==> inputs of sierra <==
// bicubic
module bicubic(clk, rst, act, in, out_0, out_1, out_2, out_3);
export LEC_CHECK = 0
export ABC_AREA = 1
export CAP_MARGIN = 10
export CORE_MARGIN = 2
export CORE_UTILIZATION = 72
export CTS_CLUSTER_SIZE = 74
export PLACE_DENSITY_LB_ADDON = 0.04
export SETUP_SLACK_MARGIN = 1.49
export SLEW_MARGIN = 20
create_clock -name core_clock -period 5.18 [get_ports {clk}]
run.sh (not shown) runs the stock make flow with config.mk's settings and CLKGATE_MAP_FILE=.
==> violet: changes against sierra <==
- CAP_MARGIN: 10 -> 20
- CTS_CLUSTER_DIAMETER: not set -> 395
- CTS_CLUSTER_SIZE: 74 -> 10
- PLACE_DENSITY: not set -> 0.41
- PLACE_DENSITY_LB_ADDON: 0.04 -> not set
- SETUP_SLACK_MARGIN: 1.49 -> 0.75
- TNS_END_PERCENT: not set -> 5
==> flow/constraint.sdc (replaced) <==
create_clock -name core_clock -period 2.58 [get_ports {clk}]
set_input_delay 0.5160 -clock core_clock [delete_from_list [all_inputs] [get_ports {clk}]]
set_output_delay 0.5160 -clock core_clock [all_outputs]
set_load 0.01 [all_outputs]
==> quartz: changes against sierra <==
- ABC_AREA: 1 -> not set
- CAP_MARGIN: 10 -> 20
- CELL_PAD_IN_SITES_GLOBAL_PLACEMENT: not set -> 1
- CORE_UTILIZATION: 72 -> 40
- CTS_CLUSTER_SIZE: 74 -> 28
- PLACE_DENSITY_LB_ADDON: 0.04 -> not set
- SETUP_SLACK_MARGIN: 1.49 -> not set
==> flow/constraint.sdc (replaced) <==
create_clock -name core_clock -period 10.0 [get_ports {clk}]
set_input_delay 2.0000 -clock core_clock [delete_from_list [all_inputs] [get_ports {clk}]]
set_output_delay 2.0000 -clock core_clock [all_outputs]
set_load 0.01 [all_outputs]
==> ember: changes against sierra <==
- CAP_MARGIN: 10 -> 20
- CTS_CLUSTER_SIZE: 74 -> not set
- PLACE_DENSITY: not set -> 0.38
- PLACE_DENSITY_LB_ADDON: 0.04 -> not set
- SETUP_SLACK_MARGIN: 1.49 -> 0.98
- TNS_END_PERCENT: not set -> 5
==> flow/constraint.sdc (replaced) <==
create_clock -name core_clock -period 5.28 [get_ports {clk}]
set_input_delay 1.0560 -clock core_clock [delete_from_list [all_inputs] [get_ports {clk}]]
set_output_delay 1.0560 -clock core_clock [all_outputs]
set_load 0.01 [all_outputs]
==> comparison table <==
Status: quartz no timing/DRC/antenna violations; violet aborted with a tool error; ember no timing/DRC/antenna violations; sierra aborted with a tool error
Failing step: quartz -; violet clock tree synthesis; ember -; sierra global routing
Crit path to: quartz y1.temp_1[21]; violet -; ember y3.temp_2[20]; sierra -
Number of antenna diodes: quartz 1; violet -; ember 0; sierra -
Wire length on met1: quartz 61200 um; violet -; ember 58300 um; sierra -
Post-CTS setup repair buffer count: quartz 0; violet -; ember 148; sierra 135
Final Max Slew Viols: quartz 0; violet -; ember 0; sierra -
Adder Share, Synth: quartz 22.9%; violet 22.0%; ember 22.0%; sierra 22.0%
Cell area after layout: quartz 56100 um^2; violet -; ember 62300 um^2; sierra -
Antenna-violating nets left: quartz 0; violet -; ember 0; sierra -
TritonCTS buffer count: quartz 95; violet -; ember 85; sierra 87
Most common cell in the netlist: quartz sky130_fd_sc_hd__inv_1; violet sky130_fd_sc_hd__nand2_1; ember sky130_fd_sc_hd__nand2_1; sierra sky130_fd_sc_hd__nand2_1
Yosys chip area: quartz 50400 um^2; violet 52500 um^2; ember 52500 um^2; sierra 52500 um^2
Maximum clock insertion buffer count: quartz 3; violet -; ember 3; sierra 3
Area growth syn-to-layout: quartz 11.4%; violet -; ember 18.7%; sierra -
Clock transition at the register clock pins on the worst setup and hold paths after CTS: quartz 0.06 ns; violet -; ember 0.06 ns; sierra -

---

==> inputs of run a <==
Starting RTL as in the previous note.
==> flow/design.v (excerpt) <==
module bicubic(clk, rst, act, in, out_0, out_1, out_2, out_3);
	input clk,rst,act;
	input [7:0] in;
  wire oooooooooooooooo;
	wire [7:0] in_0,in_1,in_2,in_3;   
	output [7:0] out_0, out_1, out_2, out_3;
	wire [1:0] ooooooooooo;
	wire[14:0] x_weight_sum_0;
	wire[14:0] x_weight_sum_1;
	wire[14:0] x_weight_sum_2;
	wire[14:0] x_weight_sum_3;
	wire[7:0] y_weight_sum_0;	
	wire[7:0] y_weight_sum_1;
	wire[7:0] y_weight_sum_2;
	wire[7:0] y_weight_sum_3;
	 input_array A(.clk(clk), .rst(rst), .act(act), .in(in),
					.out_0(in_3), .out_1(in_2), .out_2(in_1), .out_3(in_0));
	reg[14:0] array0_0 [3:0];
	reg[14:0] array0_1 [3:0];
	reg[14:0] array1_0 [3:0];
	reg[14:0] array1_1 [3:0];
	reg[14:0] array2_0 [3:0];
	reg[14:0] array2_1 [3:0];
	reg[14:0] array3_0 [3:0];
	reg[14:0] array3_1 [3:0];
	reg[1:0] mux_sel;
	reg switch;
	wire[14:0] dm0_0_0, dm0_1_0, dm0_2_0, dm0_3_0, 				
					  dm0_0_1, dm0_1_1, dm0_2_1, dm0_3_1,
  ...
clock: 10.0 ns
lec_check: 0
abc_area: 1
cap_margin: 10
cell_pad_in_sites_detail_placement: 1
cell_pad_in_sites_global_placement: 2
core_aspect_ratio: 1.27
core_margin: 9
core_utilization: 59
cts_cluster_size: 21
gpl_routability_driven: 1
gpl_timing_driven: 0
max_routing_layer: met4
min_routing_layer: met2
setup_slack_margin: 0.5
slew_margin: 5
==> run b (differences from run a) <==
==> flow/config.mk (replaced) <==
export PLATFORM = sky130hd
export DESIGN_NAME = bicubic
export DESIGN_NICKNAME = bicubic
export VERILOG_FILES = /design/flow/design.v
export SDC_FILE = /design/flow/constraint.sdc
export NUM_CORES = 4
export LEC_CHECK = 0
export ABC_AREA = 1
export CAP_MARGIN = 20
export CORE_MARGIN = 2
export CORE_UTILIZATION = 72
export CTS_CLUSTER_DIAMETER = 395
export CTS_CLUSTER_SIZE = 94
export SETUP_SLACK_MARGIN = 0.42
export SLEW_MARGIN = 20
export TNS_END_PERCENT = 5
==> flow/constraint.sdc (replaced) <==
create_clock -name core_clock -period 2.5 [get_ports {clk}]
set_input_delay 0.5000 -clock core_clock [delete_from_list [all_inputs] [get_ports {clk}]]
set_output_delay 0.5000 -clock core_clock [all_outputs]
set_load 0.01 [all_outputs]
==> run c (differences from run a) <==
==> flow/config.mk (replaced) <==
export PLATFORM = sky130hd
export DESIGN_NAME = bicubic
export DESIGN_NICKNAME = bicubic
export VERILOG_FILES = /design/flow/design.v
export SDC_FILE = /design/flow/constraint.sdc
export NUM_CORES = 4
export LEC_CHECK = 0
export CAP_MARGIN = 20
export CORE_MARGIN = 2
export CORE_UTILIZATION = 40
export SLEW_MARGIN = 20
==> qor summary <==
| item | run b | run c | run a |
|---|---|---|---|
| Outcome | aborted with a tool error | complete, no violations | aborted with a tool error |
| Failing step | 5_1_grt | - | 3_3_place_gp |
| Synthesized cell area | 52500 um^2 | 50400 um^2 | 52500 um^2 |
| Yosys xor share | 4.81% | 4.83% | 4.81% |
| Cts-stage hold buffer count | 0 | 0 | - |
| Area of the core | 72600 um^2 | 125000 um^2 | 87600 um^2 |
| Die area | 75100 um^2 | 129000 um^2 | 100000 um^2 |
| Synth unique cells | 71 | 82 | 71 |
| Total placed cells including tap cells | 7648 | 6053 | - |
| Half-perimeter wire length after placement | 151000 um | 96600 um | - |
| Overall die width | 274 um | 359 um | 283 um |
| Routability cong. | 1.05 | 0.915 | - |
| Avg Cell Area, Syn | 9.86 um^2 | 11.4 um^2 | 9.86 um^2 |
| FP Core Util | 72.3% | 40.2% | 59.9% |
| Number of standard cells after synthesis | 5324 | 4426 | 5324 |
| H-tree lvl count | 1 | 3 | - |
| Post-CTS Repair Setup Buffers | 137 | 0 | - |
| Number of sinks driven by the clock tree | 828 | 828 | - |
| Area fraction in compound gates after synthesis | 11.1% | 10.9% | 11.1% |
| Placed Area | 65900 um^2 | 52900 um^2 | - |
